==> flow/design.v <==
`timescale 1ns / 1ps
module uart_fifo #(
	parameter DATA_WIDTH = 8,
	parameter DATA_DEPTH = 8
)
(
	input wire aclk,
	input wire aresetn,
	input wire [DATA_WIDTH-1:0]s_axis_tdata,
	input wire s_axis_tvalid,
	output wire s_axis_tready,
	output wire [DATA_WIDTH-1:0]m_axis_tdata,
	output wire m_axis_tvalid,
	input wire m_axis_tready,
	output wire almost_empty,
	output wire almost_full
);
function integer clogb2;
    input [31:0]value;
    begin
        value = value - 1;
        for (clogb2 = 0; value > 0; clogb2 = clogb2 + 1) begin
            value = value >> 1;
        end
    end
endfunction
localparam RWIDTH = clogb2(DATA_DEPTH);
localparam CWIDTH = RWIDTH+1;
reg [DATA_WIDTH-1:0]data[DATA_DEPTH-1:0];
reg [RWIDTH-1:0]head;
reg [RWIDTH-1:0]tail;
reg [CWIDTH-1:0]count;
reg tready;
reg [DATA_WIDTH-1:0]tdata;
reg tvalid;
reg aempty;
reg afull;
wire wr_valid;
wire rd_valid;
integer i;
assign s_axis_tready = tready;
assign m_axis_tdata = tdata;
assign m_axis_tvalid = tvalid;
assign wr_valid = s_axis_tvalid & s_axis_tready;
assign rd_valid = m_axis_tvalid & m_axis_tready;
assign almost_empty = aempty;
assign almost_full = afull; 
always @(posedge aclk) begin
	if (aresetn == 1'b0) begin
		for (i = 0; i < DATA_DEPTH-1; i = i + 1) begin
			data[i] <= 0;
		end
		head <= 0;
		tail <= 0;
		count <= 0;
	end else begin
		case ({wr_valid,rd_valid})
		2'b00: begin
			head <= head;
			tail <= tail;
			count <= count;
		end
		2'b01: begin
			head <= head;
			tail <= tail + 1;
			count <= count - 1;
		end
		2'b10: begin
			data[head] <= s_axis_tdata;
			head <= head + 1;
			tail <= tail;
			count <= count + 1;
		end
		2'b11: begin
			data[head] <= s_axis_tdata;
			head <= head + 1;
			tail <= tail + 1;
			count <= count;
		end
		endcase
	end
end
always @(*) begin
	if (aresetn == 1'b0) begin
		tready <= 1'b0;
		tdata <= 0;
		tvalid <= 1'b0;
	end else begin
		tready <= (count < DATA_DEPTH) ? 1'b1 : 1'b0;
		tdata <= data[tail];
		tvalid <= (count > 0) ? 1'b1 : 1'b0;
	end
end
always @(*) begin
	if (aresetn == 1'b0) begin
		aempty <= 1'b0;
		afull <= 1'b0;
	end else begin
		aempty <= (count <= 1) ? 1'b1 : 1'b0;
		afull <= (count >= (DATA_DEPTH - 1)) ? 1'b1 : 1'b0;
	end
end
endmodule
`timescale 1ns / 1ps
module uart_prescaler
(
	input wire clk,
	input wire rst,
	input wire en,
	input wire [15:0]div,
	output wire stb,
	output wire half
);
reg [15:0]cnt;
reg stb_out;
reg half_out;
assign stb = stb_out;
assign half = half_out;
always @(posedge clk) begin
	if (rst == 1'b1) begin
		cnt <= 0;
	end else begin
		if (en == 1'b1) begin
			if (cnt == (div - 1)) begin
				cnt <= 0;
			end else begin
				cnt <= cnt + 1;
			end 
		end else begin
			cnt <= 0;
		end
	end
end
always @(*) begin
	if (rst == 1'b1) begin
		stb_out <= 1'b0;
	end else begin
		stb_out <= (cnt == (div - 1)) ? 1'b1 : 1'b0;
	end
end
always @(*) begin
	if (rst == 1'b1) begin
		half_out <= 1'b0;
	end else begin
		half_out <= (cnt == ({1'b0,div[15:1]} - 1)) ? 1'b1 : 1'b0;
	end
end
endmodule
`timescale 1ns / 1ps
module uart_rx #(
	parameter BAUD_PRESCALER = 12,	
	parameter PARITY = 0,
	parameter BYTE_SIZE = 8,
	parameter STOP_BITS = 0,
	parameter FIFO_DEPTH = 16
)
(
	input wire aclk,
	input wire aresetn,
	input wire [23:0]s_axis_config_tdata,
	input wire s_axis_config_tvalid,
	output wire s_axis_config_tready,
	output wire [15:0]m_axis_tdata,
	output wire [0:0]m_axis_tuser,
	output wire m_axis_tvalid,
	input wire m_axis_tready,
	input wire rxd,
	output wire rtsn
);
localparam STATE_IDLE = 0;
localparam STATE_START = 1;
localparam STATE_BYTE = 2;
localparam STATE_PAR = 3;
localparam STATE_STOP = 4;
localparam STATE_END = 5;
localparam PARITY_NONE = 3'd0;
localparam PARITY_EVEN = 3'd1;
localparam PARITY_ODD = 3'd2;
localparam PARITY_MARK = 3'd3;
localparam PARITY_SPACE = 3'd4;
localparam STOP_BITS_ONE = 1'd0;
localparam STOP_BITS_TWO = 1'd1;
reg [3:0]state;
reg [15:0]prescaler;
reg [2:0]parity;
reg [3:0]byte_size;
reg [0:0]stop_bits;
reg pre_en;
wire pre_stb;
wire pre_half;
reg [15:0]s_data;
reg s_valid;
wire s_ready;
reg [15:0]rx_data;
reg rx_par;
reg rx_par_rcv;
reg [7:0]byte_cnt;
reg [15:0]bit_cnt;
reg bit_rec;
reg parity_error;
wire afull;
(* IOB = "TRUE" *) reg rxd_in;
(* IOB = "TRUE" *) reg rtsn_out;
wire rx_fall;
wire rx_rise;
assign s_axis_config_tready = (state == STATE_IDLE) ? 1'b1 : 1'b0;
assign rtsn = rtsn_out;
always @(posedge aclk) begin
	if (aresetn == 1'b0) begin
		prescaler <= BAUD_PRESCALER;
		parity <= PARITY;
		byte_size <= BYTE_SIZE;
		stop_bits <= STOP_BITS;
	end else begin
		if ((s_axis_config_tvalid == 1'b1) && (s_axis_config_tready == 1'b1)) begin
			prescaler <= s_axis_config_tdata[15:0];
			parity <= s_axis_config_tdata[18:16];
			byte_size <= s_axis_config_tdata[22:19];
			stop_bits <= s_axis_config_tdata[23];
		end
	end
end
always @(posedge aclk) begin
	if (aresetn == 1'b0) begin
		rxd_in <= 1'b0;
		rtsn_out <= 1'b1;
	end else begin
		rxd_in <= rxd;
		rtsn_out <= (afull) ? 1'b1 : 1'b0;
	end
end
always @(posedge aclk) begin
	if (aresetn == 1'b0) begin
		bit_cnt <= 0;
	end else begin
		if (state != STATE_IDLE) begin
			if (pre_stb == 1'b1) begin
				bit_cnt <= 0;
			end else begin
				bit_cnt <= bit_cnt + rxd_in;
			end
		end else begin
			bit_cnt <= 0;
		end
	end
end
always @(*) begin
	if (aresetn == 1'b0) begin
		bit_rec <= 1'b0;
	end else begin
		bit_rec <= (bit_cnt >= {1'b0,prescaler[15:1]}) ? 1'b1 : 1'b0;
	end
end
always @(posedge aclk) begin
	if (aresetn == 1'b0) begin
		pre_en <= 1'b0;
		s_data <= 0;
		s_valid <= 1'b0;
		rx_data <= 0;
		byte_cnt <= 0;
		rx_par_rcv <= 1'b0;
		state <= STATE_IDLE;
	end else begin
		case (state)
		STATE_IDLE: begin
			if (rx_fall == 1'b1) begin
				pre_en <= 1'b1;
				state <= STATE_START;
			end else begin
				pre_en <= 1'b0;
			end
		end
		STATE_START: begin
			if (pre_stb == 1'b1) begin
				if (bit_rec == 1'b0) begin
					byte_cnt <= 0;
					rx_data <= 0;
					state <= STATE_BYTE;
				end else begin
					state <= STATE_IDLE;
				end
			end
		end
		STATE_BYTE: begin
			if (pre_stb == 1'b1) begin
				rx_data[byte_cnt] <= bit_rec;
				if (byte_cnt == (byte_size - 1)) begin
					if (parity == PARITY_NONE) begin
						state <= STATE_STOP;
					end else begin
						state <= STATE_PAR;
					end
				end else begin
					byte_cnt <= byte_cnt + 1;
				end
			end
		end
		STATE_PAR: begin
			if (pre_stb == 1'b1) begin
				rx_par_rcv <= bit_rec;
				state <= STATE_STOP;
			end
		end
		STATE_STOP: begin
			if (pre_half == 1'b1) begin
				state <= STATE_END;
			end
		end
		STATE_END: begin
			if (s_valid == 1'b0) begin
				s_valid <= 1'b1;
				s_data <= rx_data;
				if (rx_par != rx_par_rcv) begin
					parity_error <= 1'b1;
				end else begin
					parity_error <= 1'b0;
				end
			end else begin
				s_valid <= 1'b0;
				if (s_ready == 1'b1) begin
				end else begin
				end
				state <= STATE_IDLE;
			end
			pre_en <= 1'b0;
		end
		endcase
	end
end
always @(posedge aclk) begin
	if (aresetn == 1'b0) begin
		rx_par <= 1'b0;
	end else begin
		case (state)
		STATE_BYTE: begin
			if (pre_stb == 1'b1) begin
				case (parity)
				PARITY_EVEN: rx_par <= rx_par + bit_rec;
				PARITY_ODD: rx_par <= rx_par + bit_rec;
				default: rx_par <= rx_par;
				endcase
			end
		end
		STATE_PAR: begin
			rx_par <= rx_par;
		end
		STATE_STOP: begin
			rx_par <= rx_par;
		end
		default: begin
			case (parity)
			PARITY_EVEN: rx_par <= 1'b0;
			PARITY_ODD: rx_par <= 1'b1;
			PARITY_MARK: rx_par <= 1'b1;
			PARITY_SPACE: rx_par <= 1'b0;
			endcase
		end
		endcase
	end
end
uart_fifo #(
	.DATA_WIDTH(16+1),
	.DATA_DEPTH(FIFO_DEPTH)
) fifo_sync_inst (
	.aclk(aclk),
	.aresetn(aresetn),
	.s_axis_tdata({parity_error,s_data}),
	.s_axis_tvalid(s_valid),
	.s_axis_tready(s_ready),
	.m_axis_tdata({m_axis_tuser,m_axis_tdata}),
	.m_axis_tvalid(m_axis_tvalid),
	.m_axis_tready(m_axis_tready),
	.almost_full(afull)
);
uart_prescaler prescaler_inst (
	.clk(aclk),
	.rst(~aresetn),
	.en(pre_en),
	.div(prescaler),	
	.stb(pre_stb),
	.half(pre_half)
);
edge_detect #(
	.ZERO_DELAY("TRUE")
) edge_detect_inst (
	.clk(aclk),
	.sig(rxd_in),
	.fall(rx_fall),
	.rise(rx_rise)
);
endmodule
module edge_detect #(
	parameter ZERO_DELAY = "FALSE"
)
(
	input wire clk,
	input wire sig,
	output wire fall,
	output wire rise
);
reg [1:0]sig_ff;
reg fall_out;
reg rise_out;
assign fall = fall_out;
assign rise = rise_out;
always @(posedge clk) begin
	sig_ff[0] <= sig;
	sig_ff[1] <= sig_ff[0];
end
generate if (ZERO_DELAY == "FALSE") begin
	always @(posedge clk) begin
		if (sig_ff[0] & ~sig_ff[1]) begin
			rise_out <= 1'b1;
		end else begin
			rise_out <= 1'b0;
		end
		if (~sig_ff[0] & sig_ff[1]) begin
			fall_out <= 1'b1;
		end else begin
			fall_out <= 1'b0;
		end
	end
end else begin
	always @(sig, sig_ff[0]) begin
		rise_out <= sig & ~sig_ff[0];
		fall_out <= ~sig & sig_ff[0];
	end
end endgenerate
endmodule
`timescale 1ns / 1ps
module uart_tx #(
	parameter BAUD_PRESCALER = 12,
	parameter PARITY = 0,
	parameter BYTE_SIZE = 8,
	parameter STOP_BITS = 0,
	parameter FIFO_DEPTH = 16
)
(
	input wire aclk,
	input wire aresetn,
	input wire [23:0]s_axis_config_tdata,
	input wire s_axis_config_tvalid,
	output wire s_axis_config_tready,
	input wire [15:0]s_axis_tdata,
	input wire s_axis_tvalid,
	output wire s_axis_tready,
	output wire txd,
	input wire ctsn 
);
localparam PARITY_NONE = 3'd0;
localparam PARITY_EVEN = 3'd1;
localparam PARITY_ODD = 3'd2;
localparam PARITY_MARK = 3'd3;
localparam PARITY_SPACE = 3'd4;
localparam STOP_BITS_ONE = 1'd0;
localparam STOP_BITS_TWO = 1'd1;
localparam STATE_IDLE = 0;
localparam STATE_START = 1;
localparam STATE_BYTE = 2;
localparam STATE_PAR = 3;
localparam STATE_STOP = 4;
localparam STATE_END = 5;
reg [3:0]state;
reg [15:0]prescaler;
reg [2:0]parity;
reg [3:0]byte_size;
reg [0:0]stop_bits;
wire [15:0]m_data;
wire m_valid;
reg m_ready;
reg [15:0]counter;
reg pre_en;
wire pre_stb;
reg [15:0]tx_data;
reg tx_par;
(* IOB = "TRUE" *) reg txd_out;
assign txd = txd_out;
assign s_axis_config_tready = (state == STATE_IDLE) ? 1'b1 : 1'b0;
always @(posedge aclk) begin
	if (aresetn == 1'b0) begin
		prescaler <= BAUD_PRESCALER;
		parity <= PARITY;
		byte_size <= BYTE_SIZE;
		stop_bits <= STOP_BITS;
	end else begin
		if ((s_axis_config_tvalid == 1'b1) && (s_axis_config_tready == 1'b1)) begin
			prescaler <= s_axis_config_tdata[15:0];
			parity <= s_axis_config_tdata[18:16];
			byte_size <= s_axis_config_tdata[22:19];
			stop_bits <= s_axis_config_tdata[23];
		end
	end
end
always @(posedge aclk) begin
	if (aresetn <= 1'b0) begin
		txd_out <= 1'b0;
	end else begin
		case (state)
		STATE_IDLE: begin
			txd_out <= 1'b1;
		end
		STATE_START: begin
			txd_out <= 1'b0;
		end
		STATE_BYTE: begin
			txd_out <= tx_data[0];
		end
		STATE_PAR: begin
			txd_out <= tx_par;
		end
		STATE_STOP: begin
			txd_out <= 1'b1;
		end
		STATE_END: begin
			txd_out <= 1'b1;
		end
		default: begin
			txd_out <= 1'b1;
		end
		endcase
	end
end
always @(posedge aclk) begin
	if (aresetn == 1'b0) begin
		pre_en <= 1'b0;
		m_ready <= 1'b0;
		tx_data <= 0;
		counter <= 0;
		state <= STATE_IDLE;
	end else begin
		case (state)
		STATE_IDLE: begin
			if (m_ready == 1'b0) begin
				if (ctsn == 1'b0) begin
					m_ready <= 1'b1;
				end
			end else begin
				if (m_valid == 1'b1) begin
					m_ready <= 1'b0;
					tx_data <= m_data;
					counter <= 0;
					pre_en <= 1'b1;
					state <= STATE_START;
				end
			end
		end
		STATE_START: begin
			if (pre_stb == 1'b1) begin
				state <= STATE_BYTE;
			end
		end
		STATE_BYTE: begin
			if (pre_stb == 1'b1) begin
				tx_data[14:0] <= tx_data[15:1];
				if (counter == (byte_size - 1)) begin
					counter <= 0;
					if (parity == PARITY_NONE) begin
						state <= STATE_STOP;
					end else begin
						state <= STATE_PAR;
					end
				end else begin
					counter <= counter + 1;
				end
			end
		end
		STATE_PAR: begin
			if (pre_stb == 1'b1) begin
				state <= STATE_STOP;
			end
		end
		STATE_STOP: begin
			if (pre_stb == 1'b1) begin
				case (stop_bits)
				STOP_BITS_ONE: begin
					state <= STATE_END;
				end
				STOP_BITS_TWO: begin
					if (counter == 1) begin
						counter <= 0;
						state <= STATE_END;
					end else begin
						counter <= counter + 1;
					end
				end
				endcase
			end
		end
		STATE_END: begin
			if (m_ready == 1'b0) begin
				pre_en <= 1'b0;
				m_ready <= 1'b1;
			end else begin
				m_ready <= 1'b0;
				if (m_valid == 1'b1) begin
					tx_data <= m_data;
					pre_en <= 1'b1;
					state <= STATE_START;
				end else begin
					state <= STATE_IDLE;
				end
			end
		end
		default: begin
			state <= STATE_IDLE;
		end		
		endcase
	end
end
always @(posedge aclk) begin
	if (aresetn == 1'b0) begin
		tx_par <= 1'b0;
	end else begin
		case (state)
		STATE_BYTE: begin
			if (pre_stb == 1'b1) begin
				case (parity)
				PARITY_EVEN: tx_par <= tx_par + tx_data[0];
				PARITY_ODD: tx_par <= tx_par + tx_data[0];
				default: tx_par <= tx_par;
				endcase
			end
		end
		STATE_PAR: begin
			tx_par <= tx_par;
		end
		default: begin
			case (parity)
			PARITY_EVEN: tx_par <= 1'b0;
			PARITY_ODD: tx_par <= 1'b1;
			PARITY_MARK: tx_par <= 1'b1;
			PARITY_SPACE: tx_par <= 1'b0;
			endcase
		end
		endcase
	end
end
uart_fifo #(
	.DATA_WIDTH(16),
	.DATA_DEPTH(FIFO_DEPTH)
) fifo_sync_inst (
	.aclk(aclk),
	.aresetn(aresetn),
	.s_axis_tdata(s_axis_tdata),
	.s_axis_tvalid(s_axis_tvalid),
	.s_axis_tready(s_axis_tready),
	.m_axis_tdata(m_data),
	.m_axis_tvalid(m_valid),
	.m_axis_tready(m_ready)
);
uart_prescaler prescaler_inst (
	.clk(aclk),
	.rst(~aresetn),
	.en(pre_en),
	.div(prescaler),	
	.stb(pre_stb)
);
endmodule
`timescale 1ns / 1ps
module axis_uart_v1_0 #(
	parameter integer BAUD_PRESCALER = 10,	 
	parameter integer PARITY = 0, 			 
	parameter integer BYTE_SIZE = 8, 		 
	parameter integer STOP_BITS = 0, 		 
	parameter integer FIFO_DEPTH = 16,		 
	parameter integer FLOW_CONTROL = 1,		 
	parameter integer DYNAMIC_CONFIG = 1	 
)
(
	input wire aclk,
	input wire aresetn,
	input wire [23:0]s_axis_config_tdata,	 
	input wire s_axis_config_tvalid,
	output wire s_axis_config_tready,
	input wire [15:0]s_axis_tdata,
	input wire s_axis_tvalid,
	output wire s_axis_tready,
	output wire [15:0]m_axis_tdata,
	output wire m_axis_tuser,				 
	output wire m_axis_tvalid,
	input wire m_axis_tready,
	output wire tx,
	input wire rx,
	output wire rts,						 
	input wire cts							 
);
wire s_axis_config_tx_tready;
wire s_axis_config_rx_tready;
assign s_axis_config_tready = (DYNAMIC_CONFIG) ? s_axis_config_tx_tready & s_axis_config_rx_tready : 1'b0;
uart_tx #(
	.BAUD_PRESCALER(BAUD_PRESCALER),
	.PARITY(PARITY),
	.BYTE_SIZE(BYTE_SIZE),
	.STOP_BITS(STOP_BITS),
	.FIFO_DEPTH(FIFO_DEPTH)
) uart_tx_inst (
	.aclk(aclk),
	.aresetn(aresetn),
	.s_axis_config_tdata(s_axis_config_tdata),
	.s_axis_config_tvalid((DYNAMIC_CONFIG) ? (s_axis_config_tvalid & s_axis_config_rx_tready) : 1'b0),
	.s_axis_config_tready(s_axis_config_tx_tready),
	.s_axis_tdata(s_axis_tdata),
	.s_axis_tvalid(s_axis_tvalid),
	.s_axis_tready(s_axis_tready),
	.txd(tx),
	.ctsn(FLOW_CONTROL ? cts : 1'b0)
);
uart_rx #(
	.BAUD_PRESCALER(BAUD_PRESCALER),
	.PARITY(PARITY),
	.BYTE_SIZE(BYTE_SIZE),
	.STOP_BITS(STOP_BITS),
	.FIFO_DEPTH(FIFO_DEPTH)
) uart_rx_inst (
	.aclk(aclk),
	.aresetn(aresetn),
	.s_axis_config_tdata(s_axis_config_tdata),
	.s_axis_config_tvalid((DYNAMIC_CONFIG) ? (s_axis_config_tvalid & s_axis_config_tx_tready) : 1'b0),
	.s_axis_config_tready(s_axis_config_rx_tready),
	.m_axis_tdata(m_axis_tdata),
	.m_axis_tuser(m_axis_tuser),
	.m_axis_tvalid(m_axis_tvalid),
	.m_axis_tready(m_axis_tready),
	.rxd(rx),
	.rtsn(rts)
);
endmodule
==> flow/run.sh <==
#!/bin/bash
# the make line also repeats each setting of config.mk as NAME=value (left out here)
make -C /OpenROAD-flow-scripts/flow DESIGN_CONFIG=/design/flow/config.mk WORK_HOME=/design/flow/orfs CLKGATE_MAP_FILE= finish
==> flow/config.mk <==
export PLATFORM = sky130hd
export DESIGN_NAME = axis_uart_v1_0
export DESIGN_NICKNAME = axis_uart_v1_0
export VERILOG_FILES = /design/flow/design.v
export SDC_FILE = /design/flow/constraint.sdc
export NUM_CORES = 4
export LEC_CHECK = 0
export CAP_MARGIN = 40
export CORE_MARGIN = 2
export CORE_UTILIZATION = 72
export CTS_CLUSTER_DIAMETER = 200
export GPL_ROUTABILITY_DRIVEN = 0
export MAX_ROUTING_LAYER = met4
export PLACE_DENSITY = 0.37
export SETUP_SLACK_MARGIN = 0.33
export SLEW_MARGIN = 40
==> flow/constraint.sdc <==
create_clock -name core_clock -period 3.26 [get_ports {aclk}]
set_input_delay 0.6520 -clock core_clock [delete_from_list [all_inputs] [get_ports {aclk}]]
set_output_delay 0.6520 -clock core_clock [all_outputs]
set_load 0.01 [all_outputs]
==> notes.md, run 1 <==
The flow reports that sequential cells draw 42.8% of the design power. The report lists the cells along the critical path as buf_12 -> buf_12 -> buf_16 -> mux4_2 -> mux4_2 -> and2_4 -> buf_6. First-pass iteration count of the detailed router: 5. Internal power comes to 19000 uW.

The kind of path behind the tightest hold check is flop to flop. The dominant cell by count in the synthesized netlist is edfxtp_1. The placeable core region came out at 49100 sq um. The analysis attributes to net switching a power of 7320 uW.

The first-pass GRT wire length is 139000 microns, and the count of endpoints failing setup in the final report is 17. The max-slew check reports its worst relative slack as 44.3%. The Yosys step of the flow raised 16 warnings. Dividing total power by cell area gives a power density of 617 nW/um^2. The flow reports power dissipated in combinational cells as 6130 uW. The tools report the sum of overflow across all layers after global routing as 0. Summing internal, switching and leakage power gives 26300 uW.

The routed layout has 25000 vias. The category of cells accounting for the largest share of critical-path delay was multiplexers. For reference, the critical path is captured by m_axis_tdata[4]. OpenROAD reports that the post-layout worst path occupies 106% of the period. The chip occupies 51600 sq um. Per the detail_route report, routed wire per instance is 25.0 microns.

Number of max-cap violations: 0. For the total wire length, the log shows 95000 microns. Per the timing report, the achievable frequency comes out to 290 MHz.

The filler cells instantiated in the layout total 2224. For the worst setup path, the data required time is 2.61 ns. The cell-mix breakdown from Yosys lists the adder-cell area share as 2.00%. For the max-slew violation count, the log shows 0. The run finished, with violations left. Relative to the synthesized area, the layout overhead comes to 19.0%. For the placed wire-length estimate, the log shows 55100 microns. The switching share of power was 27.8%. The count of nets left with antenna violations once routing finished came out at 0. The run gives 2918 as the synthesized netlist cell count. The run gives 0.827 ns for the transition at the pin with the smallest max-transition slack.

Entering global routing, the biggest net connects 86 pins. The worst hold path startpoint was uart_rx_inst.rxd_in$_SDFF_PN0_. In this run the vertical extent of the chip is 227 microns. With the I/O pin count at 69, the chip area line of the yosys report is 35900 sq um. Setup slack after layout: -0.187 ns.

The run gives 12 for the worst reg-to-reg path cell count. The top cell type by area accounts for 44.3% of the synthesized area. The tools report the master cell of the clock root buffer as clkbuf_16.

STA classifies the critical path endpoint as an output pin. The run gives 0.0153 uW as the static leakage. In this run, power in flip-flops and latches comes to 11300 uW. The kind of launch point of the worst setup path was a flop. After synthesis, the mean cell area works out to 12.3 sq um.

The number of vias per cell came out at 6.57. With the number of core rows at 81, the largest incremental delay on the critical path is 0.54 ns. The tools report the number of nets in the synthesized netlist as 3021. The critical path arrival is 2.80 ns, and the final hold violation count is 0. The flow reports that combinational logic draws 23.3% of the design power.

The end of the worst register-to-register path is uart_rx_inst.rx_data[9]$_SDFFE_PN0P_. For the worst reg-to-reg path, the startpoint reported by OpenROAD is uart_rx_inst.prescaler[1]$_SDFFE_PN1P_. After clock tree synthesis, the flow added hold-fix buffers numbering 0.

The maximum fanout count along the critical path was 8; the async set-or-reset flop fraction in the synthesized netlist was 0%. On the critical path, the stage with the largest delay is an instance of mux4_2. The aoi/oai-family share of the synthesized area was 5.97%; the path length in cells of the critical path was 7. The share of the core area taken by cells at floorplan is 73.1%. The count of routing violations after the opening detailed-route iteration was 2825. After synthesis, the cell types taking the most area are edfxtp_1, dfxtp_1, mux4_2.

Cell taking the most area after synthesis: edfxtp_1. Clock-pin slew on the worst setup and hold paths: 0.06 ns. The most common flop cell mapped by yosys was edfxtp_1. In the final timing run, aggregate negative setup slack is -1.87 ns.

The count of cell types in the netlist is 86, and the overall die width is 227 microns. A clean result was blocked by negative setup slack. Setup repair after global routing could not meet its margin everywhere.

The synthesis run shows the most used standard cells to be edfxtp_1, and2_1, dfxtp_1, nand2_1, nor2_1. In this run the number of H-tree levels came out at 3. The logs give 1 for the initial antenna violation count and 75 for the CTS buffer count.

The synthesized design contains 529 enable-type register cells. The dominant non-sequential cell family after synthesis was simple AND/OR/NAND/NOR gates. Once synthesis finished, the tally of register bits stood at 750.

As reported, the later end of the worst-skew pair has a clock insertion delay of 0.63 ns. The worst VDD IR drop from the latest analysis is 664 uV. Hold-critical path endpoint: uart_rx_inst.edge_detect_inst.sig_ff[0]$_DFF_P_. For the total number of nets in the final design, the log shows 3176. In the setup report, the worst path falls into the class flop to output pin.

Global routing consumed, over all layers together, 37.1% of the routing resources. The group drawing the most power is sequential cells. The worst path needs 3.45 ns of the cycle, external delays included. Along the critical path, the tally of buffer and inverter instances is 4. In this run, power in the clock network comes to 8910 uW. In this run the tool buffered the top-level ports with 68 buffer cells. The synth_stat.txt file lists the number of cells as 2918.

Summing every instance area after synthesis gives 35900 sq um. Of the total synthesized cell area, the portion taken by AND, OR, NAND and NOR gates is 18.0%. The multi-input combinational cells in the finished layout cover a total of 15700 sq um. The portion of synthesized area spent on multiplexers is 11.1%.

Per the detail_route report, DRC violations left total 0. TritonCTS built the clock tree. After layout, the setup clock skew is reported as 0.0208 ns. The xor/xnor cell area share of the yosys netlist is 3.33%, and the via count of the first global-routing pass is 24800. The number of clock sinks came to 750. The worst hold path passes through 0 cells. Per the layout area report, the register area comes to 20300 sq um. Number of warnings in the stage logs: 47. Summing the sequential cell areas from Yosys gives 56.6% of the chip area. The tools report the buffer levels on the longest clock path as 3. The logs give 33.9% for the clock share of power and 0.08 ns for the minimum setup slack among reg-to-reg paths.
-- what timing repair did --
item | CTS | global route
setup buffers | 53 | 22
resized | 228 | 127
pin swaps | 77 | 65
gates cloned | 8 | 5
setup endpoints to repair | 115 | 346
-- stage by stage --
| step | area (sq um) | setup slack (ns) | utilization, % | hold WS [ns] | std cells |
|---|---|---|---|---|---|
| floorplan | 36200 | 0.247 | - | 0.356 | 2918 |
| global placement | 38100 | 0.0646 | 77.6 | 0.408 | 3571 |
| detailed placement | 38100 | -0.0265 | 77.7 | 0.412 | 3571 |
| CTS | 41900 | -0.168 | 85.4 | 0.427 | 3770 |
| global route | 42700 | -0.209 | 87.0 | 0.433 | 3798 |
| finish | 42700 | -0.187 | 87.0 | 0.427 | 3799 |
-- metal layers --
layer	global-route usage [%]	up-vias	wire length (microns)
met2	63.1	1505	49100
met4	14.2	0	4010
met1	44.8	12300	33800
met5	-	-	0
li1	-	10900	-
met3	5.89	313	8080
-- layout make-up --
type / count / share of cell area, %
diodes: 1 / 0.00586
multi-input cells: 1897 / 36.9
clock inverters: 42 / 1.07
well taps: 664 / 1.95
inverters: 71 / 0.648
repair buffers: 278 / 6.91
flip-flops and latches: 750 / 47.7
clock buffers: 96 / 4.88
==> inputs of run 2 (changes only) <==
CAP_MARGIN = 20   (was 40)
GPL_ROUTABILITY_DRIVEN = unset   (was 0)
MAX_ROUTING_LAYER = unset   (was met4)
PLACE_DENSITY = unset   (was 0.37)
SETUP_SLACK_MARGIN = 0.35   (was 0.33)
SLEW_MARGIN = 20   (was 40)
clock period = 3.22 ns   (was 3.26 ns; I/O delays follow)
==> notes.md, run 2 <==
The flow ran to the end, but the layout failed its checks. The layout checks failed on negative setup slack. With the multiplexer fraction of the synthesized cell area at 11.1% (unchanged), the initial standard-cell utilization of the core is 73.1% (unchanged).

With the placed wire-length estimate at 57900 microns (+5.1%), the average cell area after synthesis is 12.3 sq um (unchanged). The path length in cells of the critical path was 7 (unchanged); the total number of nets in the final design was 3175 (-0.031%). The count of library flops with an enable pin was 529 (unchanged). In this design, the largest share of critical-path delay is due to multiplexers.

The tools report the deepest level of the CTS H-tree as 3 (unchanged). With the net load switching power at 7480 uW (+2.2%), the number of max-cap violations is 0 (unchanged). The run gives 600 uV (-9.7%) as the maximum VDD drop. Master cell of the clock root buffer: clkbuf_16. Number of register bits inferred by synthesis: 750 (unchanged). For the synthesized netlist cell count, the log shows 2918 (unchanged). The worst clock skew on the final layout was 0.0155 ns (-0.00529 ns). The chip area line of the yosys report came out at 35900 sq um (unchanged). Of the combinational cells, the family taking the most area is simple AND/OR/NAND/NOR gates. The tools report the hold-critical path endpoint as uart_tx_inst.state[0]$_DFF_P_. The worst reg-to-reg path cell count was 11 (-1). Static leakage: 0.0152 uW (-0.67%).

The final critical-path share of the clock period came out at 108% (+2.7 points). DRC violations left: 0 (unchanged). Element type at the critical path end: an output pin. With the proportion of netlist area held by the largest area contributor at 44.3% (unchanged), the number of warnings in the stage logs is 49 (+4.3%). Aoi/oai-family share of the synthesized area: 5.97% (unchanged). The run gives 0.06 ns (about the same) for the clock-pin slew on the worst setup and hold paths. The logs give 750 (unchanged) for the number of sinks driven by the clock tree and 0 (unchanged) for the number of antenna-violating nets in the routed design. Sequential share of the synthesized area: 56.6% (unchanged).

With the number of warning messages in the yosys log at 16 (unchanged), the power attributed to the clock group is 8870 uW (-0.4%). Placeable core region: 49100 sq um (unchanged). With the overall die width at 227 microns (unchanged), the count of endpoints failing setup in the final report is 17 (unchanged).

Looking at the reg2reg group, the worst path ends at uart_rx_inst.rx_data[2]$_SDFFE_PN0P_. The via total after detailed routing was 25100 (+0.36%); the average wire per standard cell was 25.4 microns (+1.4%). The run gives 0 (unchanged) as the final hold violation count. For the worst min-delay path, the startpoint reported by OpenROAD is aresetn.

The I/O pin count is 69 (unchanged), and the combined area of all synthesized cells is 35900 sq um (unchanged). The total global-route track usage was 37.2% (+0.13 points). The most common flop cell mapped by yosys was edfxtp_1. The maximum fanout count along the critical path is 5 (-3). The run gives 3021 (unchanged) for the number of nets in the synthesized netlist. For the cell area after placement, the log shows 38100 sq um (about the same).

The worst setup path is launched from a flop. The run gives 0 (unchanged) as the sum of overflow across all layers after global routing. The critical path arrival came out at 2.85 ns (+0.05 ns). The max-slew violation count came out at 0 (unchanged). The tools report the setup slack after placement as -0.0985 ns (-0.0720 ns). The post-synthesis adder-cell area fraction is 2.00% (unchanged). Setup repair after global routing could not meet its margin everywhere.

The switching share of power was 28.2% (+0.38 points); the count of cells along the worst hold path was 2 (+2). The diode insertion count for antenna repair is 0 (-1), and the met3 usage in global routing is 6.39% (+0.50 points). The report lists the cells along the critical path as buf_12 -> buf_12 -> buf_16 -> mux4_2 -> mux4_2 -> and2_4 -> buf_6.

The initial antenna violation count was 1 (unchanged); the power density of the placed cells was 623 nW/um^2 (+1.1%). The total wire length was 96200 microns (+1.3%). Setup slack after layout: -0.270 ns (-0.0834 ns). The clock share of power was 33.4% (-0.5 points); the count of buffering cells on the critical path with inverters included was 4 (unchanged).

The area growth from synthesis to layout is 18.6%. The xor/xnor cell area share of the yosys netlist was 3.33% (unchanged). The async set-or-reset flop fraction in the synthesized netlist was 0% (unchanged). The run gives 18.0% (unchanged) for the area fraction in and, or, nand and nor cells after synthesis. Per the timing report, the most critical flop-to-flop path originates at uart_rx_inst.prescaler[1]$_SDFFE_PN1P_. TritonCTS built the clock tree. The worst hold slack across all endpoints is 0.271 ns (-0.156 ns), and the count of hold-fix buffers inserted at cts is 0 (unchanged). The relative contribution of sequential cells to total power came out at 43.0% (+0.2 points).

Among all cell types in the netlist, the one instantiated most often is edfxtp_1. With the relative slew slack at 41.1% (-3.2 points), the met1 track demand over resource is 45.9% (+1.1 points). With the via count of the first global-routing pass at 24900 (+0.42%), the first-pass GRT wire length is 144000 microns (+3.4%).

The insertion delay to the later sink of the worst-skew pair was 0.63 ns (about the same); the count of cell types in the netlist was 86 (unchanged). The number of vias per cell came out at 6.60 (+0.47%). The summed area of non-filler cells in the final layout came out at 42600 sq um (-0.27%). In this run the worst hold path is classified as primary input to flop. The run gives 0.15 ns (+0.07 ns) for the minimum setup slack among reg-to-reg paths. The highest achievable clock rate was 286 MHz.

Most used routing layer: met2. The logs give 2.58 ns (-0.03 ns) for the required time of the worst setup path and 3 (unchanged) for the buffer levels on the longest clock path. The CTS buffer count was 76 (+1.3%). The largest incremental delay on the critical path was 0.56 ns (+0.02 ns). The critical setup path kind was flop to output pin.

The quantity of I/O buffers inserted on ports works out to 68 (unchanged). For the sequential-cell power consumption, the log shows 11400 uW (about the same). The end of the critical path is m_axis_tdata[14].

The run gives 227 microns (unchanged) for the chip height. The pin count of the biggest net entering global routing was 77 (-10%). For the cell count listed in synth_stat.txt, the log shows 2918 (unchanged). Counting instances in the post-synthesis netlist gives the leading cell types as edfxtp_1, and2_1, dfxtp_1, nand2_1, nor2_1.

The tools report the share of total power in combinational logic as 23.5% (+0.2 points). The internal power of the cells was 19000 uW (+0.28%); the total power was 26500 uW (+0.82%). In the post-synthesis netlist, the biggest area contributors are edfxtp_1, dfxtp_1, mux4_2.

Die footprint: 51600 sq um (unchanged). In the power breakdown, the biggest contributor is sequential cells. The cell taking the most area after synthesis was edfxtp_1. The met2 layer usage reported by global route is 64.2% (+1.1 points), and the transition at the pin with the smallest max-transition slack is 0.882 ns (+0.0555 ns). The slowest cell on the critical path was mux4_2.

Counting I/O delays and the setup requirement, the final critical path takes 3.49 ns. The first-pass iteration count of the detailed router came out at 5 (unchanged). The combinational power is 6240 uW (+2%). The run gives 2931 (+3.8%) as the count of routing violations after the opening detailed-route iteration. The run gives 81 (unchanged) for the number of core rows. Placer congestion estimate: 0.868.
==> run 2: through the flow <==
step	std cells	TNS (ns)	utilization [%]
finish	3795	-2.30	86.8
global route	3795	-3.05	86.8
floorplan	2918	0	-
global placement	3584	-0.436	77.8
detailed placement	3584	-4.95	77.8
CTS	3771	-2.15	84.9
==> run 2: timing repair <==
action / CTS / global route
cloned: 10 / 3
endpoints found under the setup margin: 443 / 575
setup buffers: 40 / 21
gates resized: 226 / 168
pin swaps: 57 / 73
hold endpoints to repair: 0 / 0
==> run 2: cell type report <==
type	count	area, sq um
clock buffer	90	1980
clock inverter	47	488
fill	2260	6500
inverter	71	274
multi-input combinational	1899	15800
sequential	750	20400
tap	664	831
timing repair buffer	274	2820
==> run 2: per-layer routing <==
layer	up-vias	wire length [microns]	part of all wire [%]
met3	329	7120	7.4
met2	1407	49600	52
met4	2	4480	4.7
met5	-	19	0.020
met1	12500	35000	36
li1	10900	-	-
==> inputs of run 3 (changes only) <==
CORE_UTILIZATION = 66   (was 72)
CTS_CLUSTER_DIAMETER = 43   (was 200)
CTS_CLUSTER_SIZE = 55   (was unset)
SETUP_SLACK_MARGIN = unset   (was 0.35)
clock period = 6.48 ns   (was 3.22 ns; I/O delays follow)
==> notes.md, run 3 <==
The tools report the kind of launch point of the worst setup path as a flop. The run gives 2 (-2) for the count of buffering cells on the critical path with inverters included. Static leakage: 0.0144 uW (-5.5%).

For the I/O pin count, the log shows 69 (unchanged). The max-slew violation count is 0 (unchanged). The run gives 20300 sq um (-0.16%) for the area taken by flip-flops and latches.

Per the STA report, the cell with the highest stage delay on the worst path is dfxtp_4. In the power breakdown, the biggest contributor is sequential cells. Ranked by instance count, the synthesized netlist is headed by edfxtp_1, and2_1, dfxtp_1, nand2_1, nor2_1. For the cell count listed in synth_stat.txt, the log shows 2918 (unchanged).

The synthesis report lists the most area-consuming cells as edfxtp_1, dfxtp_1, mux4_2. Insertion delay to the later sink of the worst-skew pair: 0.66 ns (+0.03 ns). Overall die width: 237 microns (+4.4%). The worst hold path belongs to the class flop to flop. The worst clock skew on the final layout is 0.0318 ns (+0.0164 ns). The setup slack after placement came out at 1.83 ns (+1.93 ns). The number of nets in the synthesized netlist came out at 3021 (unchanged).

The tools report the final hold violation count as 0 (unchanged). The number of core rows came out at 85 (+4.9%). Chip height: 237 microns (+4.4%). The tools report the internal power of the cells as 9240 uW (-51%). STA classifies the critical path endpoint as an output pin. For the count of cell types in the netlist, the log shows 86 (unchanged).

With the required time of the worst setup path at 5.18 ns (+2.60 ns), the synthesis-to-finish area growth is 12.0%. The average wire per standard cell is 22.8 microns (-9.9%). For reference, the critical path is captured by m_axis_tdata[15].

Critical setup path kind: flop to output pin. The worst hold path startpoint is uart_rx_inst.rxd_in$_SDFF_PN0_. Per the timing report, the achievable frequency comes out to 199 MHz. The tools report the synthesized netlist cell count as 2918 (unchanged). The cell that appears most often on the critical path is mux4_2. The worst register-to-register path ends at uart_tx_inst.tx_data[10]$_SDFFE_PN0P_.

The tools report the worst flop-to-flop path startpoint as uart_tx_inst.prescaler[0]$_SDFFE_PN0P_. The run finished with no timing, DRC or antenna violations. With the maximum fanout count along the critical path at 40 (+35), the sum of overflow across all layers after global routing is 0 (unchanged). The cell sitting at the root of the clock tree is a clkbuf_16.

With the count of cells resized by post-cts repair at 0 (-100%), the number of warning messages in the yosys log is 16 (unchanged). The largest incremental delay on the critical path was 0.89 ns (+0.33 ns). The deepest level of the CTS H-tree is 3 (unchanged).

The proportion of netlist area held by the largest area contributor is 44.3% (unchanged), and the path length in cells of the critical path is 5 (-2). With the setup slack after layout at 1.46 ns (+1.73 ns), the transition at the pin with the smallest max-transition slack is 1.07 ns (+0.189 ns). The die footprint was 56200 sq um (+8.9%); the number of vias per cell was 6.19 (-6.2%). The cell sequence reported for the critical path is buf_4 -> mux4_2 -> mux4_2 -> and2_1 -> clkdlybuf4s50_1. The placed wire-length estimate was 55900 microns (-3.5%). Looking at area per cell type in the netlist, the leader is edfxtp_1. The run gives 0 ns (+2.30 ns) for the setup TNS.

The run gives 30.9% (-6.2 points) for the total global-route track usage. Grouping stages by cell kind, the critical path spends the most delay in multiplexers. The multiplexer fraction of the synthesized cell area is 11.1% (unchanged). Hold-critical path endpoint: uart_rx_inst.edge_detect_inst.sig_ff[0]$_DFF_P_.

The run gives 29.1% (+0.92 points) for the switching share of power. The run gives 0 (unchanged) as the number of max-cap violations. Setup repair after global routing left no endpoint under its margin.

The total wire length was 84800 microns (-12%). The count of library flops with an enable pin came out at 529 (unchanged). The placer congestion estimate came out at 0.862 (-0.74%). The run gives 3042 (-4.2%) for the total number of nets in the final design.

TritonCTS built the clock tree. The tools report the placeable core region as 53800 sq um (+9.7%). The xor/xnor cell area share of the yosys netlist works out to 3.33% (unchanged).

The run gives 68 (unchanged) for the quantity of I/O buffers inserted on ports. Count of buffers added by post-CTS timing repair for setup: 0 (-100%). With the combined area of all synthesized cells at 35900 sq um (unchanged), the aoi/oai-family share of the synthesized area is 5.97% (unchanged). The tools report the DRC violations left as 0 (unchanged). Initial antenna violation count: 1 (unchanged). The dominant non-sequential cell family after synthesis is simple AND/OR/NAND/NOR gates. The number of antenna-violating nets in the routed design was 0 (unchanged). The CTS buffer count is 89 (+17%).

The worst reg-to-reg path cell count came out at 10 (-1). The relative slew slack is 28.3% (-13 points), and the number of register bits inferred by synthesis is 750 (unchanged). The power density of the placed cells was 325 nW/um^2 (-48%); the share of total power in combinational logic was 17.0% (-6.5 points). For the total power, the log shows 13000 uW (-51%). The combinational power was 2210 uW (-65%). The buffer levels on the longest clock path was 3 (unchanged); the summed area of non-filler cells in the final layout was 40200 sq um (-5.6%).

For this run, the leading register cell type out of synthesis is edfxtp_1. The average cell area after synthesis was 12.3 sq um (unchanged); the sequential-cell power consumption was 5740 uW (-50%). Final critical-path share of the clock period: 77.4% (-31 points). With the critical path arrival at 3.72 ns (+0.87 ns), the post-synthesis adder-cell area fraction is 2.00% (unchanged). The run gives 2.36 ns (+2.21 ns) for the minimum setup slack among reg-to-reg paths.

Cell area after placement: 37100 sq um (-2.8%). Number of filler cells placed in the layout: 3467 (+53%). The run gives 3800 uW (-49%) as the net load switching power.

The number of sinks driven by the clock tree was 750 (unchanged); the initial standard-cell utilization of the core was 66.7% (-6.5 points). With the number of cells in the finished layout apart from fillers at 3711 (-2.2%), the async set-or-reset flop fraction in the synthesized netlist is 0% (unchanged). Via total after detailed routing: 23000 (-8.3%). The number of warnings in the stage logs is 44 (-10%), and the pin count of the biggest net entering global routing is 79 (+2.6%).

After layout, the minimum clock period comes to 5.02 ns. The maximum VDD drop was 290 uV (-52%). The count of routing violations after the opening detailed-route iteration came out at 1997 (-32%). The chip area line of the yosys report is 35900 sq um (unchanged), and the count of placed standard cells including taps is 3541 (-1.2%).

The tools report the count of endpoints failing setup in the final report as 0 (-17). The logs give 6 (+1) for the first-pass iteration count of the detailed router and 23200 (-7.1%) for the via count of the first global-routing pass. The run gives 18.0% (unchanged) for the area fraction in and, or, nand and nor cells after synthesis. With the logic area at 14500 sq um (-8.3%), the clock-pin slew on the worst setup and hold paths is 0.06 ns (about the same). The logs give 44.0% (+1.0 points) for the relative contribution of sequential cells to total power and 56.6% (unchanged) for the sequential share of the synthesized area. The count of hold-fix buffers inserted at cts is 0 (unchanged). The power attributed to the clock group was 5090 uW (-43%); the clock share of power was 39.0% (+5.6 points). The first-pass GRT wire length is 133000 microns (-7.4%). The count of cells along the worst hold path was 0 (-2).

The dominant cell by count in the synthesized netlist is edfxtp_1.
-- run 3: per-stage QoR --
stage | hold slack [ns] | utilization [%]
final | 0.447 | 74.7
after global routing | 0.462 | 74.7
after CTS | 0.454 | 74.6
after detailed placement | 0.450 | 68.9
after global placement | 0.447 | 68.9
after floorplan | 0.356 | -
-- run 3: area by class of cell --
cell class | instances | area share [%]
antenna | 1 | 0.00623
clock buffer | 92 | 5.62
clock inverter | 74 | 2.00
inverter | 71 | 0.670
multi-input combinational | 1896 | 36.1
sequential | 750 | 50.6
tap | 696 | 2.17
timing repair buffer | 131 | 2.87
-- run 3: metal layers --
metal | wire length (microns) | vias to the layer above | global-route usage, %
li1 | - | 10600 | -
met1 | 34900 | 11500 | 41.2
met2 | 42500 | 714 | 52.7
met3 | 4380 | 168 | 4.20
met4 | 3000 | 0 | 11.2
met5 | 0 | - | 0
==> inputs of run 4 (changes only) <==
CORE_UTILIZATION = 71   (was 66)
CTS_CLUSTER_DIAMETER = unset   (was 43)
CTS_CLUSTER_SIZE = 40   (was 55)
clock period = 3.22 ns   (was 6.48 ns; I/O delays follow)
==> notes.md, run 4 <==
The tools report the highest achievable clock rate as 293 MHz. The placeable core region was 50000 sq um (-7.2%); the minimum setup slack among reg-to-reg paths was 0.12 ns (-2.24 ns). The run finished, with violations left. In the post-synthesis netlist, the biggest area contributors are edfxtp_1, dfxtp_1, mux4_2. The run gives 641 uV (+120%) as the maximum VDD drop.

The count of routing violations after the opening detailed-route iteration was 2545 (+27%); the relative contribution of sequential cells to total power was 43.7% (-0.3 points). The max-slew violation count came out at 0 (unchanged). The logs give 3021 (unchanged) for the number of nets in the synthesized netlist and 38000 sq um (+2.5%) for the cell area after placement. For the initial antenna violation count, the log shows 1 (unchanged). Setup repair after global routing could not meet its margin everywhere.

The power density of the placed cells is 632 nW/um^2 (+95%), and the total number of nets in the final design is 3137 (+3.1%). TritonCTS built the clock tree. The number of vias per cell is 6.46 (+4.4%), and the sum of overflow across all layers after global routing is 0 (unchanged). In this run the worst hold path is classified as flop to flop. The number of register bits inferred by synthesis was 750 (unchanged). The relative slew slack is 38.1% (+9.8 points). The run gives 0.928 ns (-0.143 ns) for the transition at the pin with the smallest max-transition slack. The run gives 0 (-1) for the diode insertion count for antenna repair. The placed wire-length estimate is 56300 microns (+0.77%). Critical setup path kind: flop to output pin. The tools report the total global-route track usage as 35.1% (+4.1 points). In this run the critical register-to-register path is captured at uart_rx_inst.state[0]$_SDFFE_PN0P_.

The placer congestion estimate was 0.868 (+0.70%). The count of cell types in the netlist is 86 (unchanged), and the number of warning messages in the yosys log is 16 (unchanged). With the initial standard-cell utilization of the core at 71.8% (+5.1 points), the number of antenna-violating nets in the routed design is 0 (unchanged).

The report lists the cells along the critical path as buf_12 -> buf_16 -> buf_6 -> mux4_2 -> mux4_2 -> and2_4 -> buf_6. The worst path needs 3.41 ns of the cycle, external delays included. The CTS buffer count was 77 (-13%); the share of total power in combinational logic was 21.4% (+4.4 points). Post-synth the commonest register cell is edfxtp_1. The switching share of power was 27.6% (-1.5 points); the average cell area after synthesis was 12.3 sq um (unchanged). The combined area of all synthesized cells came out at 35900 sq um (unchanged). The run gives 47 (+6.8%) for the number of warnings in the stage logs.

The tools report the setup slack after placement as -0.191 ns (-2.02 ns). For the synthesized netlist cell count, the log shows 2918 (unchanged). With the multiplexer fraction of the synthesized cell area at 11.1% (unchanged), the summed area of non-filler cells in the final layout is 41100 sq um (+2.4%). The combinational power was 5570 uW (+150%).

In this run the critical register-to-register path is launched from uart_rx_inst.prescaler[1]$_SDFFE_PN1P_. With the xor/xnor cell area share of the yosys netlist at 3.33% (unchanged), the average wire per standard cell is 24.2 microns (+5.7%). After synthesis, the largest family of logic cells by area is simple AND/OR/NAND/NOR gates. The I/O pin count was 69 (unchanged). The required time of the worst setup path was 2.58 ns (-2.60 ns); the number of max-cap violations was 0 (unchanged). With the power attributed to the clock group at 9070 uW (+78%), the number of sinks driven by the clock tree is 750 (unchanged). The run gives 0 (unchanged) as the DRC violations left. The setup slack after layout came out at -0.188 ns (-1.65 ns). The dominant power group in this design is sequential cells. The worst setup path is launched from a flop.

The largest total area in the synthesized netlist belongs to edfxtp_1. Via count of the first global-routing pass: 24600 (+6.1%). The maximum fanout count along the critical path was 7 (-83%). According to the timing report, the critical path is captured at m_axis_tdata[14]. The logs give 0.0251 ns (-0.00669 ns) for the worst clock skew on the final layout and 2.76 ns (-0.96 ns) for the critical path arrival.

The synthesis-to-finish area growth works out to 14.6%. The logs give 2918 (unchanged) for the cell count listed in synth_stat.txt and 140000 microns (+5.2%) for the first-pass GRT wire length. With the largest incremental delay on the critical path at 0.53 ns (-0.36 ns), the post-synthesis adder-cell area fraction is 2.00% (unchanged). The run gives 16 (+16) as the count of endpoints failing setup in the final report. The run gives 52300 sq um (-6.9%) as the die footprint. The insertion delay to the later sink of the worst-skew pair was 0.64 ns (-0.02 ns). The checks that failed: negative setup slack.

The path length in cells of the critical path works out to 7 (+2). With the clock-pin slew on the worst setup and hold paths at 0.06 ns (about the same), the sequential share of the synthesized area is 56.6% (unchanged). The first-pass iteration count of the detailed router is 6 (unchanged).

The internal power of the cells came out at 18800 uW (+100%). The master cell of the clock root buffer is clkbuf_16. The buffer levels on the longest clock path is 3 (unchanged). The async set-or-reset flop fraction in the synthesized netlist was 0% (unchanged); the clock share of power was 34.9% (-4.1 points). The aoi/oai-family share of the synthesized area came out at 5.97% (unchanged). The tools report the element type at the critical path end as an output pin. Among all stages on the critical path, the largest delay is contributed by mux4_2.

STA lists the startpoint of the worst hold path as uart_rx_inst.rxd_in$_SDFF_PN0_. With the number of core rows at 82 (-3.5%), the chip area line of the yosys report is 35900 sq um (unchanged). With the count of library flops with an enable pin at 529 (unchanged), the count of cells along the worst hold path is 0 (unchanged). Total power: 26000 uW (+99%).

The overall die width works out to 229 microns (-3.5%). The count of buffering cells on the critical path with inverters included is 4 (+2). Deepest level of the CTS H-tree: 3 (unchanged).

The area fraction in and, or, nand and nor cells after synthesis was 18.0% (unchanged). The net load switching power is 7190 uW (+89%), and the total wire length is 91100 microns (+7.5%). The chip height was 229 microns (-3.5%). The run gives 44.3% (unchanged) for the proportion of netlist area held by the largest area contributor.

The final critical-path share of the clock period came out at 106% (+28 points). Yosys reports that the most numerous cell types are edfxtp_1, and2_1, dfxtp_1, nand2_1, nor2_1. The via total after detailed routing came out at 24400 (+6.1%). For the count of placed standard cells including taps, the log shows 3600 (+1.7%).

Category of cells accounting for the largest share of critical-path delay: multiplexers. The number of cells in the finished layout apart from fillers was 3771 (+1.6%). The run gives 0.0149 uW (+3.5%) as the static leakage.

The worst reg-to-reg path cell count is 13 (+3). The quantity of I/O buffers inserted on ports came out at 68 (unchanged). Yosys instantiated no cell more often than edfxtp_1. The hold-critical path endpoint is uart_rx_inst.edge_detect_inst.sig_ff[0]$_DFF_P_. The logs give 0 (unchanged) for the count of hold-fix buffers inserted at cts and 11400 uW (+99%) for the sequential-cell power consumption. The pin count of the biggest net entering global routing was 70 (-11%). The tools report the final hold violation count as 0 (unchanged).
[run 4: final cells by class]
class                      count  area [sq um]
clock buffer                  94          2030
clock inverter                50           524
fill                        2696          8840
inverter                      71           269
multi-input combinational   1896         14700
sequential                   750         20300
tap                          672           841
timing repair buffer         238          2410
[run 4: routing by layer]
metal	global-route usage, %	routed length, microns	up-vias
met5	0	13	-
met4	15.2	3960	2
met3	5.59	6530	292
met2	60.5	46300	1232
met1	44.3	34300	12100
li1	-	-	10800
[run 4: metrics by stage]
step	setup TNS, ns	util [%]	hold WS, ns
2_1_floorplan	-64.35	-	0.356
3_3_place_gp	-0.0365	76.0	0.418
3_5_place_dp	-7.46	76.0	0.413
4_1_cts	-2.52	82.0	0.420
5_1_grt	-2.84	82.3	0.434
6_report	-2.17	82.3	0.429
[run 4: what timing repair did]
action | CTS | global route
cloned | 4 | 1
setup buffers | 16 | 10
resized | 114 | 49
pin swaps | 6 | 11
setup endpoints to repair | 27 | 179
==> inputs of run 5 (changes only) <==
CORE_UTILIZATION = 12   (was 71)
CTS_CLUSTER_SIZE = unset   (was 40)
clock period = 9.84 ns   (was 3.22 ns; I/O delays follow)
==> notes.md, run 5 <==
The run gives 0.0142 uW (-4.7%) for the static leakage. With the xor/xnor cell area share of the yosys netlist at 3.33% (unchanged), the pin count of the biggest net entering global routing is 69 (-1.4%). Final critical-path share of the clock period: 63.2% (-43 points).

The count of buffering cells on the critical path with inverters included is 2 (-2), and the total number of nets in the final design is 3037 (-3.2%). With the transition at the pin with the smallest max-transition slack at 1.12 ns (+0.187 ns), the via count of the first global-routing pass is 23100 (-6.1%). The flow ran to the end and the layout has no timing, DRC or antenna violations. With the power density of the placed cells at 191 nW/um^2 (-70%), the I/O pin count is 69 (unchanged).

The run gives 0 (unchanged) for the sum of overflow across all layers after global routing. Hold analysis lists the worst path endpoint as uart_rx_inst.s_data[11]$_SDFFE_PN0P_. Setup repair after global routing left no endpoint under its margin. The run gives 0.0456 ns (+0.0205 ns) for the worst clock skew on the final layout. The tools report the share of the core filled with cells in the final layout as 14.8% (-68 points). For the die footprint, the log shows 303000 sq um (+480%). The combinational power is 1540 uW (-72%). The first-pass GRT wire length was 141000 microns (+0.54%).

The largest incremental delay on the critical path works out to 0.79 ns (+0.26 ns). The critical path is of the flop to output pin type. The proportion of netlist area held by the largest area contributor is 44.3% (unchanged). The worst setup path is captured at an output pin. Looking at the clock tree report, the root buffer type is clkbuf_16. The count of buffers added by post-CTS timing repair for setup came out at 0 (-16).

The cell sequence reported for the critical path is buf_4 -> mux4_2 -> mux4_2 -> and2_1 -> clkdlybuf4s50_1. The number of warning messages in the yosys log was 16 (unchanged). The setup TNS is 0 ns (+2.17 ns). The path length in cells of the critical path was 5 (-2); the buffer levels on the longest clock path was 3 (unchanged). The count of endpoints failing setup in the final report came out at 0 (-16). Per the timing report, the most critical flop-to-flop path originates at uart_tx_inst.prescaler[0]$_SDFFE_PN0P_. The total wire length came out at 91900 microns (+0.85%). Chip height: 551 microns (+140%). For the worst reg-to-reg path, the endpoint reported by OpenROAD is uart_tx_inst.counter[1]$_SDFFE_PN0P_. Most common flop cell mapped by yosys: edfxtp_1. The tools report the number of nets in the synthesized netlist as 3021 (unchanged). STA lists the startpoint of the worst hold path as uart_rx_inst.rx_data[11]$_SDFFE_PN0P_.

Deepest level of the CTS H-tree: 3 (unchanged). For the total global-route track usage, the log shows 5.99% (-29 points). The run gives 5980 uW (-68%) as the internal power of the cells.

Kind of path behind the tightest hold check: flop to flop. The run gives 0 (unchanged) for the DRC violations left. The insertion delay to the later sink of the worst-skew pair was 0.70 ns (+0.06 ns); the multiplexer fraction of the synthesized cell area was 11.1% (unchanged). The run gives 551 microns (+140%) for the overall die width.

The group drawing the most power was sequential cells. The average wire per standard cell came out at 13.2 microns (-45%). For the count of cells resized by post-cts repair, the log shows 0 (-100%). For the count of hold-fix buffers inserted at cts, the log shows 0 (unchanged). Cell taking the most area after synthesis: edfxtp_1. The relative contribution of sequential cells to total power is 44.9% (+1.2 points).

The worst path in the final design needs a cycle of 6.22 ns, including I/O delays and setup. The cell occurring most often along the worst timing path was mux4_2. For the maximum VDD drop, the log shows 134 uV (-79%).

The tools report the placer congestion estimate as 0.771 (-11%). With the initial standard-cell utilization of the core at 12.1% (-60 points), the number of warnings in the stage logs is 42 (-11%). The area fraction in and, or, nand and nor cells after synthesis works out to 18.0% (unchanged). The sequential-cell power consumption was 3750 uW (-67%). For the combined area of all synthesized cells, the log shows 35900 sq um (unchanged). The average cell area after synthesis was 12.3 sq um (unchanged); the count of library flops with an enable pin was 529 (unchanged). The run gives 36.7% (+1.8 points) as the clock share of power.

STA classifies the critical path startpoint as a flop. The initial antenna violation count is 11 (+10). The quantity of I/O buffers inserted on ports came out at 68 (unchanged). The number of vias per cell is 3.24 (-50%).

The run gives 7.87 ns (+5.29 ns) for the required time of the worst setup path. For reference, the top cells by area after synthesis are edfxtp_1, dfxtp_1, mux4_2. With the number of antenna-violating nets in the routed design at 0 (unchanged), the net load switching power is 2390 uW (-67%). The number of sinks driven by the clock tree is 750 (unchanged). The run gives 18.4% (-3.0 points) for the share of total power in combinational logic. The run gives 86 (unchanged) for the count of cell types in the netlist.

The run gives 3070 uW (-66%) for the power attributed to the clock group. TritonCTS built the clock tree. The placeable core region is 297000 sq um (+490%), and the minimum setup slack among reg-to-reg paths is 5.86 ns (+5.74 ns). For the number of max-cap violations, the log shows 0 (unchanged). On the critical path the largest part of the delay comes from multiplexers. The aoi/oai-family share of the synthesized area was 5.97% (unchanged).

Among the non-sequential cells, simple AND/OR/NAND/NOR gates take the most area. The tools report the chip area line of the yosys report as 35900 sq um (unchanged). The run gives 28.5% (+0.87 points) for the switching share of power. Ranked by instance count, the synthesized netlist is headed by edfxtp_1, and2_1, dfxtp_1, nand2_1, nor2_1.

The synthesis-to-finish area growth is 22.3%. The capture point of the critical path was reported as m_axis_tdata[10]. The sequential share of the synthesized area was 56.6% (unchanged).

The maximum fanout count along the critical path was 41 (+34). The tools report the count of routing violations after the opening detailed-route iteration as 1848 (-27%). The number of register bits inferred by synthesis works out to 750 (unchanged). The tools report the placed wire-length estimate as 62200 microns (+10%). The tools report the synthesized netlist cell count as 2918 (unchanged). The first-pass iteration count of the detailed router came out at 5 (-1). The number of core rows came out at 200 (+140%). Dominant cell by count in the synthesized netlist: edfxtp_1. The flow reports an fmax of 161 MHz.

The clock-pin slew on the worst setup and hold paths came out at 0.06 ns (about the same). The run gives 0% (unchanged) for the async set-or-reset flop fraction in the synthesized netlist. Max-slew violation count: 0 (unchanged).

The count of cells along the worst hold path was 2 (+2). The slowest cell on the critical path was buf_4. The CTS buffer count was 83 (+7.8%).

The cell count listed in synth_stat.txt is 2918 (unchanged). The critical path arrival was 4.25 ns (+1.49 ns); the relative slew slack was 25.7% (-12 points). The tools report the final hold violation count as 0 (unchanged). With the via total after detailed routing at 22500 (-7.7%), the post-synthesis adder-cell area fraction is 2.00% (unchanged). The worst reg-to-reg path cell count is 10 (-3), and the number of filler cells placed in the layout is 32900 (+1100%).
[run 5: stage by stage]
step / setup WS [ns] / hold WS [ns] / power (uW) / area (sq um) / instances
4_1_cts: 3.38 / 0.433 / 8490 / 43900 / 6941
6_report: 3.62 / 0.437 / 8370 / 43900 / 6944
3_3_place_gp: 3.51 / 0.448 / 5360 / 41200 / 6788
3_5_place_dp: 3.58 / 0.449 / 5390 / 41200 / 6788
2_1_floorplan: 4.77 / 0.356 / 4860 / 35900 / 2918
5_1_grt: 3.33 / 0.459 / 8760 / 43900 / 6941
[run 5: area by class of cell]
type	count	area (sq um)	area share (%)
well taps	3939	4930	11.2
multi-input cells	1896	14500	33.0
repair buffers	132	1160	2.64
inverters	71	269	0.613
diodes	3	7.51	0.0171
clock buffers	111	2260	5.16
clock inverters	42	430	0.981
flip-flops and latches	750	20300	46.3
[run 5: routing by layer]
metal,part of all wire (%),wire (microns),vias to the layer above,track usage (%)
met5,0,0,-,0
met4,2.3,2140,0,1.71
met3,4.6,4250,128,1.14
met2,50,46000,473,10.4
met1,43,39500,11300,7.45
li1,-,-,10600,-
==> inputs of run 6 (changes only) <==
CAP_MARGIN = 0   (was 20)
CORE_ASPECT_RATIO = 0.71   (was unset)
CORE_UTILIZATION = 72   (was 12)
CTS_CLUSTER_DIAMETER = 200   (was unset)
SETUP_SLACK_MARGIN = 0.33   (was unset)
clock period = 3.26 ns   (was 9.84 ns; I/O delays follow)
==> notes.md, run 6 <==
Pin count of the biggest net entering global routing: 65 (-5.8%). After synthesis, the cell types taking the most area are edfxtp_1, dfxtp_1, mux4_2. The run finished, with violations left. With the placer congestion estimate at 0.923 (+20%), the average wire per standard cell is 26.4 microns (+99%). The slowest stage of the critical path is the mux4_2 cell. The number of vias per cell works out to 6.80 (+110%). The run gives 25600 (+14%) as the via total after detailed routing. The initial standard-cell utilization of the core was 73.3% (+61 points); the total power was 25700 uW (+210%).

With the relative slew slack at 30.6% (+4.9 points), the number of nets in the synthesized netlist is 3021 (unchanged). The number of antenna-violating nets in the routed design is 0 (unchanged). The net load switching power was 7370 uW (+210%). The element type at the critical path end is an output pin. Insertion delay to the later sink of the worst-skew pair: 0.65 ns (-0.05 ns). Via count of the first global-routing pass: 25300 (+9.7%).

Switching share of power: 28.7% (+0.18 points). The run gives 12.3 sq um (unchanged) for the average cell area after synthesis. The run gives 0.0151 uW (+6.4%) for the static leakage.

The tools report the final hold violation count as 0 (unchanged). The power density of the placed cells is 609 nW/um^2 (+220%), and the diode insertion count for antenna repair is 0 (-3). The synthesized netlist cell count was 2918 (unchanged). The master cell of the clock root buffer was clkbuf_16. The quantity of I/O buffers inserted on ports was 68 (unchanged); the chip area line of the yosys report was 35900 sq um (unchanged). The run gives 2.83 ns (-1.42 ns) for the critical path arrival.

For the CTS buffer count, the log shows 69 (-17%). The count of routing violations after the opening detailed-route iteration came out at 3648 (+97%). Dominant cell by count in the synthesized netlist: edfxtp_1. The logs give 69 (unchanged) for the I/O pin count and 6220 uW (+300%) for the combinational power. Number of core rows: 68 (-66%). The clock share of power was 32.0% (-4.7 points); the sum of overflow across all layers after global routing was 0 (unchanged).

The clock-pin slew on the worst setup and hold paths is 0.07 ns (about the same), and the cell area after placement is 38200 sq um (-7.3%). The DRC violations left is 0 (unchanged). The deepest level of the CTS H-tree came out at 3 (unchanged).

The run gives 17 (+17) as the count of endpoints failing setup in the final report. The run gives 0.0364 ns (-0.00921 ns) for the worst clock skew on the final layout. The reasons given for failing layout checks are negative setup slack.

STA classifies the critical path startpoint as a flop. With the buffer levels on the longest clock path at 3 (unchanged), the cell count listed in synth_stat.txt is 2918 (unchanged). Initial antenna violation count: 1 (-10).

The first-pass iteration count of the detailed router came out at 6 (+1). The overall die width was 269 microns (-51%). The critical setup path kind is flop to output pin. Number of warning messages in the yosys log: 16 (unchanged).

The endpoint of the worst hold path is reported as uart_rx_inst.edge_detect_inst.sig_ff[0]$_DFF_P_. With the number of register bits inferred by synthesis at 750 (unchanged), the final critical-path share of the clock period is 107% (+44 points). TritonCTS built the clock tree. After layout, the minimum clock period comes to 3.48 ns. After synthesis, the largest family of logic cells by area is simple AND/OR/NAND/NOR gates. The run gives 0% (unchanged) for the async set-or-reset flop fraction in the synthesized netlist. The logs give 750 (unchanged) for the number of sinks driven by the clock tree and 57000 microns (-8.3%) for the placed wire-length estimate. The cell taking the most area after synthesis is edfxtp_1.

The post-synthesis adder-cell area fraction works out to 2.00% (unchanged). The die footprint is 51700 sq um (-83%), and the power attributed to the clock group is 8220 uW (+170%). In this run the worst hold path is classified as flop to flop. The internal power of the cells was 18300 uW (+210%); the transition at the pin with the smallest max-transition slack was 1.04 ns (-0.0734 ns). Area fraction in and, or, nand and nor cells after synthesis: 18.0% (unchanged). The count of cell types in the netlist is 86 (unchanged).

With the first-pass GRT wire length at 148000 microns (+5.2%), the max-slew violation count is 0 (unchanged). The minimum setup slack among reg-to-reg paths came out at 0.05 ns (-5.81 ns). The worst hold slack across all endpoints came out at 0.404 ns (-0.0322 ns).

The run gives 529 (unchanged) for the count of library flops with an enable pin. The worst register-to-register path begins at uart_rx_inst.prescaler[13]$_SDFFE_PN0P_. Chip height: 192 microns (-65%). Aoi/oai-family share of the synthesized area: 5.97% (unchanged).

The run gives 99400 microns (+8.2%) for the total wire length. With the maximum fanout count along the critical path at 6 (-85%), the count of hold-fix buffers inserted at cts is 0 (unchanged). The total global-route track usage is 38.6% (+33 points). In the power breakdown, the biggest contributor is sequential cells. The relative contribution of sequential cells to total power is 43.8% (-1.1 points), and the number of max-cap violations is 0 (unchanged).

For this run, the leading register cell type out of synthesis is edfxtp_1. The tools report the sequential-cell power consumption as 11200 uW (+200%). For the required time of the worst setup path, the log shows 2.61 ns (-5.26 ns). For the worst reg-to-reg path, the endpoint reported by OpenROAD is uart_rx_inst.byte_cnt[6]$_SDFFE_PN0P_. The area growth from synthesis to layout is 17.5%.

Multiplexer fraction of the synthesized cell area: 11.1% (unchanged). In this build the clock could be raised as far as 287 MHz. The run gives 42200 sq um (-3.9%) for the summed area of non-filler cells in the final layout. Proportion of netlist area held by the largest area contributor: 44.3% (unchanged). The share of total power in combinational logic was 24.2% (+5.8 points). The capture point of the critical path was reported as m_axis_tdata[8]. With the placeable core region at 48900 sq um (-84%), the largest incremental delay on the critical path is 0.56 ns (-0.23 ns).

Sequential share of the synthesized area: 56.6% (unchanged). Setup repair after global routing could not meet its margin everywhere. The count of cells along the worst hold path works out to 0 (-2). With the setup slack after layout at -0.223 ns (-3.85 ns), the total number of nets in the final design is 3156 (+3.9%). The maximum VDD drop came out at 581 uV (+330%). Looking at hold timing, the worst path starts from uart_rx_inst.rxd_in$_SDFF_PN0_. Xor/xnor cell area share of the yosys netlist: 3.33% (unchanged). Category of cells accounting for the largest share of critical-path delay: multiplexers. Sorting the synthesized cells by how often they occur yields edfxtp_1, and2_1, dfxtp_1, nand2_1, nor2_1. The count of buffering cells on the critical path with inverters included is 5 (+3), and the path length in cells of the critical path is 8 (+3). Walking the worst path, the cells encountered are buf_12 -> buf_8 -> buf_12 -> buf_16 -> mux4_2 -> mux4_2 -> and2_4 -> buf_6. The run gives 47 (+12%) for the number of warnings in the stage logs.

For the combined area of all synthesized cells, the log shows 35900 sq um (unchanged). The worst reg-to-reg path cell count came out at 11 (+1).
==> run 6: per-layer routing <==
layer	track usage (%)	vias up	share of wire, %
met2	62.5	1775	48
met1	51.5	12700	37
li1	-	10800	-
met5	0	-	0.013
met4	16.4	2	4.8
met3	7.77	382	11
==> run 6: repair_timing <==
item | 4_1_cts | 5_1_grt
gates cloned | 9 | 2
pin swaps | 74 | 41
gates resized | 228 | 109
setup endpoints to repair | 266 | 527
buffers inserted | 40 | 13
hold endpoints to repair | 0 | 0
==> run 6: stage by stage <==
step / utilization, % / TNS [ns] / setup WS (ns) / instances
3_3_place_gp: 78.0 / -0.199 / -0.101 / 3583
6_report: 86.2 / -2.41 / -0.223 / 3770
5_1_grt: 86.2 / -3.32 / -0.287 / 3770
2_1_floorplan: - / 0 / 0.247 / 2918
3_5_place_dp: 78.0 / -1.01 / -0.0885 / 3583
4_1_cts: 84.9 / -2.17 / -0.188 / 3755
==> run 6: area by class of cell <==
type                       instances  area, sq um
clock buffer                      85         1830
clock inverter                    38          399
fill                            2215         6770
inverter                          71          274
multi-input combinational       1898        15600
sequential                       750        20400
tap                              665          832
timing repair buffer             263         2840
Power and IR drop assume default switching activity.
